==> flow/design.v (excerpt) <==
module ArquitecturaHybridARMIPS(input logic clk, reset,
										  output logic [31:0] imem_addr,
										  input logic [31:0] imem_rdata,
										  output logic [31:0] mem_addr,
										  output logic dmem_we,
										  output logic [31:0] dmem_wdata,
										  input logic [31:0] dmem_rdata,
										  output logic pmem_we,
										  output logic [1:0] pmem_wdata,
										  input logic [1:0] pmem_rdata,
										  output logic rf_we,
										  output logic [3:0] rf_waddr,
										  output logic [31:0] rf_wdata);
==> flow/config.mk <==
export PLATFORM = sky130hd
export DESIGN_NAME = ArquitecturaHybridARMIPS
export DESIGN_NICKNAME = ArquitecturaHybridARMIPS
export VERILOG_FILES = /design/flow/design.v
export SDC_FILE = /design/flow/constraint.sdc
export NUM_CORES = 4
export LEC_CHECK = 0
export CAP_MARGIN = 20
export CORE_MARGIN = 2
export CORE_UTILIZATION = 57
export SETUP_SLACK_MARGIN = 1.91
export SLEW_MARGIN = 20
==> flow/constraint.sdc <==
create_clock -name core_clock -period 7.83 [get_ports {clk}]
set_input_delay 1.5660 -clock core_clock [delete_from_list [all_inputs] [get_ports {clk}]]
set_output_delay 1.5660 -clock core_clock [all_outputs]
set_load 0.01 [all_outputs]
run.sh (not shown) runs the stock make flow with config.mk's settings and CLKGATE_MAP_FILE=.
The starting point produced a layout that fails on negative setup slack.
Change:
--- a/flow/config.mk
+++ b/flow/config.mk
@@ -6,7 +6,8 @@
 export NUM_CORES = 4
 export LEC_CHECK = 0
+export ABC_AREA = 0
 export CAP_MARGIN = 20
 export CORE_MARGIN = 2
-export CORE_UTILIZATION = 57
-export SETUP_SLACK_MARGIN = 1.91
+export CORE_UTILIZATION = 72
+export CTS_CLUSTER_SIZE = 15
 export SLEW_MARGIN = 20
==> flow/constraint.sdc (replaced) <==
create_clock -name core_clock -period 7.48 [get_ports {clk}]
set_input_delay 1.4960 -clock core_clock [delete_from_list [all_inputs] [get_ports {clk}]]
set_output_delay 1.4960 -clock core_clock [all_outputs]
set_load 0.01 [all_outputs]
Effect:
- The changed run did not get past global routing (5_1_grt) (GRT-0116)
- area after synthesis stays the same
- die size fell by 21%
- synthesized cell count does not change
Change:
--- a/flow/config.mk
+++ b/flow/config.mk
@@ -6,8 +6,7 @@
 export NUM_CORES = 4
 export LEC_CHECK = 0
-export ABC_AREA = 0
 export CAP_MARGIN = 20
 export CORE_MARGIN = 2
-export CORE_UTILIZATION = 72
-export CTS_CLUSTER_SIZE = 15
+export CORE_UTILIZATION = 66
+export MAX_ROUTING_LAYER = met4
 export SLEW_MARGIN = 20
==> flow/constraint.sdc (replaced) <==
create_clock -name core_clock -period 11.0 [get_ports {clk}]
set_input_delay 2.2000 -clock core_clock [delete_from_list [all_inputs] [get_ports {clk}]]
set_output_delay 2.2000 -clock core_clock [all_outputs]
set_load 0.01 [all_outputs]
The changed run reached the layout checks and failed them: negative setup slack.
Die area went up by 9.0%.
Area after synthesis stays the same.
Synthesized cell count is unchanged.
Change:
--- a/flow/config.mk
+++ b/flow/config.mk
@@ -8,5 +8,6 @@
 export CAP_MARGIN = 20
 export CORE_MARGIN = 2
-export CORE_UTILIZATION = 66
+export CORE_UTILIZATION = 70
 export MAX_ROUTING_LAYER = met4
+export SETUP_SLACK_MARGIN = 0.21
 export SLEW_MARGIN = 20
Now the flow failed in global routing (5_1_grt), error ODB-0269.
Die area drops by a few percent.
Area after synthesis stays the same.
Synthesized cell count stays the same.
Change:
--- a/flow/config.mk
+++ b/flow/config.mk
@@ -6,8 +6,8 @@
 export NUM_CORES = 4
 export LEC_CHECK = 0
+export ABC_AREA = 1
 export CAP_MARGIN = 20
 export CORE_MARGIN = 2
-export CORE_UTILIZATION = 70
-export MAX_ROUTING_LAYER = met4
-export SETUP_SLACK_MARGIN = 0.21
+export CORE_UTILIZATION = 68
+export CTS_CLUSTER_SIZE = 15
 export SLEW_MARGIN = 20
==> flow/constraint.sdc (replaced) <==
create_clock -name core_clock -period 6.33 [get_ports {clk}]
set_input_delay 1.2660 -clock core_clock [delete_from_list [all_inputs] [get_ports {clk}]]
set_output_delay 1.2660 -clock core_clock [all_outputs]
set_load 0.01 [all_outputs]
Effect:
- Now the flow produced a layout that fails on negative setup slack
- die size is lower by about 0.3%
- area after synthesis went down by about 3%
- synthesized cell count went up by 18%
Change:
--- a/flow/config.mk
+++ b/flow/config.mk
@@ -6,8 +6,7 @@
 export NUM_CORES = 4
 export LEC_CHECK = 0
-export ABC_AREA = 1
 export CAP_MARGIN = 20
 export CORE_MARGIN = 2
-export CORE_UTILIZATION = 68
-export CTS_CLUSTER_SIZE = 15
+export CORE_UTILIZATION = 58
+export SETUP_SLACK_MARGIN = 0.87
 export SLEW_MARGIN = 20
==> flow/constraint.sdc (replaced) <==
create_clock -name core_clock -period 8.14 [get_ports {clk}]
set_input_delay 1.6280 -clock core_clock [delete_from_list [all_inputs] [get_ports {clk}]]
set_output_delay 1.6280 -clock core_clock [all_outputs]
set_load 0.01 [all_outputs]
- The new run finished with negative setup slack left
- die size goes up by 21%
- setup slack improved by 1.5 ns
- routed wire length went up by 18%
- flip-flop count is unchanged
- design area rises by 4.6%
- worst hold slack improves by 0.0094 ns
- maximum frequency falls by 2.6%

== the baseline ==
Starting RTL as in the previous note.
Design ArquitecturaHybridARMIPS, start of the top module:
module ArquitecturaHybridARMIPS(input logic clk, reset,
										  output logic [31:0] imem_addr,
										  input logic [31:0] imem_rdata,
										  output logic [31:0] mem_addr,
										  output logic dmem_we,
										  output logic [31:0] dmem_wdata,
										  input logic [31:0] dmem_rdata,
										  output logic pmem_we,
										  output logic [1:0] pmem_wdata,
										  input logic [1:0] pmem_rdata,
										  output logic rf_we,
										  output logic [3:0] rf_waddr,
										  output logic [31:0] rf_wdata);
Settings: LEC_CHECK=0, ABC_AREA=1, CAP_MARGIN=25, CELL_PAD_IN_SITES_DETAIL_PLACEMENT=0, CORE_ASPECT_RATIO=1.97, CORE_MARGIN=10, CORE_UTILIZATION=41, CTS_CLUSTER_DIAMETER=25, CTS_CLUSTER_SIZE=50, GPL_ROUTABILITY_DRIVEN=1, GPL_TIMING_DRIVEN=1, MAX_ROUTING_LAYER=met5, MIN_ROUTING_LAYER=met1, PLACE_DENSITY_LB_ADDON=0.09, SLEW_MARGIN=35, TNS_END_PERCENT=20; clock period 10.3 ns.
Nothing crashed in the baseline and all stages finished; the problem is that the final layout failed, the offending checks being negative setup slack.
Input-level comparison between the candidate and the baseline:
Settings: PLACE_DENSITY_LB_ADDON removed (was 0.09); GPL_ROUTABILITY_DRIVEN removed (was 1); TNS_END_PERCENT removed (was 20); CELL_PAD_IN_SITES_DETAIL_PLACEMENT removed (was 0); CORE_MARGIN changed from 10 to 2; CTS_CLUSTER_SIZE removed (was 50); CTS_CLUSTER_DIAMETER removed (was 25); CAP_MARGIN changed from 25 to 20; GPL_TIMING_DRIVEN removed (was 1); MAX_ROUTING_LAYER changed from met5 to met4; ABC_AREA removed (was 1); SLEW_MARGIN changed from 35 to 20; MIN_ROUTING_LAYER removed (was met1); CORE_ASPECT_RATIO removed (was 1.97); CORE_UTILIZATION changed from 41 to 58; the clock period (ns, I/O delays scaled along) changed from 10.3 to 10.5.
--- outcome ---
- STATUS run=the candidate STAGES=ALL_DONE FINAL_CHECKS=FAILED CAUSE=negative setup slack
- Taking the baseline as the reference, in the candidate area of placed instances +about 2.8%; critical-path maximum fanout now smaller.
- Compared with the baseline, the candidate shows a higher met3 routing resource usage after global routing.
- Compared to the baseline, the candidate shows a wider setup margin.
- Across both runs, total nets after synthesis was lower for the candidate than for the baseline.
- In the candidate relative to the baseline, average cell area after synthesis had gone up by more than 10%.
- Between the baseline and the candidate, the flow reports maximum frequency increasing slightly.
- Diff the baseline -> the candidate: worst-case reg-to-reg path depth decreased 11%; number of global-route vias before repair has decreased; global-route usage climbed 21 points.

ArquitecturaHybridARMIPS again, from the RTL that the note above started with.
## ArquitecturaHybridARMIPS
module ArquitecturaHybridARMIPS(input logic clk, reset,
										  output logic [31:0] imem_addr,
										  input logic [31:0] imem_rdata,
										  output logic [31:0] mem_addr,
										  output logic dmem_we,
										  output logic [31:0] dmem_wdata,
										  input logic [31:0] dmem_rdata,
										  output logic pmem_we,
										  output logic [1:0] pmem_wdata,
										  input logic [1:0] pmem_rdata,
										  output logic rf_we,
										  output logic [3:0] rf_waddr,
										  output logic [31:0] rf_wdata);
	logic enable;
	logic [31:0] inDE, PC, DataWrite, PCalu, IOIn, outFE;
	logic [3:0] Rd;
	logic PCSrc, RegWrite;
	logic [117:0] outDE, inEXE;
	logic [74:0] outEXE, inMEM;
	logic [104:0] outMEM, inWB;
	assign enable = 1'b1;
	assign IOIn = 32'b0;
	assign imem_addr = PC;
	assign mem_addr = inMEM[31:0];
	assign dmem_we = inMEM[72];
	assign dmem_wdata = inMEM[63:32];
	assign pmem_we = inMEM[73];
	assign pmem_wdata = inMEM[33:32];
	assign rf_we = RegWrite;
	assign rf_waddr = Rd;
	assign rf_wdata = DataWrite;
	Fetch #(32) IF (clk, reset, PCSrc,
		  		   DataWrite,
				   imem_rdata,
				   outFE, PC);
	Decode #(32) DE (inDE, PC, DataWrite,
					 Rd,
					 clk, reset, RegWrite,
					 outDE[95:64], outDE[63:32], outDE[31:0],  
					 outDE[99:96],  
  ...
Settings: LEC_CHECK=0, CAP_MARGIN=20, CORE_MARGIN=2, CORE_UTILIZATION=40, CTS_CLUSTER_DIAMETER=280, SLEW_MARGIN=20; clock period 20.8 ns.
Rerun with:
--- a/flow/config.mk
+++ b/flow/config.mk
@@ -7,6 +7,5 @@
 export LEC_CHECK = 0
 export CAP_MARGIN = 20
-export CORE_MARGIN = 2
-export CORE_UTILIZATION = 40
-export CTS_CLUSTER_DIAMETER = 280
+export CORE_MARGIN = 5
+export CORE_UTILIZATION = 28
 export SLEW_MARGIN = 20
==> flow/constraint.sdc (replaced) <==
create_clock -name core_clock -period 13.7 [get_ports {clk}]
set_input_delay 2.7400 -clock core_clock [delete_from_list [all_inputs] [get_ports {clk}]]
set_output_delay 2.7400 -clock core_clock [all_outputs]
set_load 0.01 [all_outputs]
Effect:
- wire length goes up by 1.8%
- worst hold slack barely changes
- global-route usage goes down by 11 points
- combinational power goes up by 57%
Rerun with:
--- a/flow/config.mk
+++ b/flow/config.mk
@@ -8,4 +8,4 @@
 export CAP_MARGIN = 20
 export CORE_MARGIN = 5
-export CORE_UTILIZATION = 28
+export CORE_UTILIZATION = 40
 export SLEW_MARGIN = 20
==> flow/constraint.sdc (replaced) <==
create_clock -name core_clock -period 14.0 [get_ports {clk}]
set_input_delay 2.8000 -clock core_clock [delete_from_list [all_inputs] [get_ports {clk}]]
set_output_delay 2.8000 -clock core_clock [all_outputs]
set_load 0.01 [all_outputs]
After rerunning: The changed run produced a clean layout. Power fell by 3.2%. Global-route usage came out higher by 10 points. Final area drops by 1.4%. Routed wire length barely changes. Clock power came out lower by about 3%. Sequential share of layout area increases by 0.53 points. Flip-flop count stays the same. Worst setup slack is better by 140 ps. Clock skew rises by 8.3 ps. Non-clock buffer count rose by 13.
Rerun with:
--- a/flow/config.mk
+++ b/flow/config.mk
@@ -8,4 +8,4 @@
 export CAP_MARGIN = 20
 export CORE_MARGIN = 5
-export CORE_UTILIZATION = 40
+export CORE_UTILIZATION = 27
 export SLEW_MARGIN = 20
==> flow/constraint.sdc (replaced) <==
create_clock -name core_clock -period 16.3 [get_ports {clk}]
set_input_delay 3.2600 -clock core_clock [delete_from_list [all_inputs] [get_ports {clk}]]
set_output_delay 3.2600 -clock core_clock [all_outputs]
set_load 0.01 [all_outputs]
Effect: Maximum frequency went down by 11%. First-iteration DRC count went down by 11%. Power went down by 14%. Cell area went up by 1.3%. Register-to-register slack improves by 680 ps. Clock skew went up by 7.2 ps. Routed wire length is about the same. Via count went down by 1.5%. Combinational power went down by 15%. Synthesized cell count stays the same.
Power figures rest on the tool's default switching activity, not on a simulated workload.
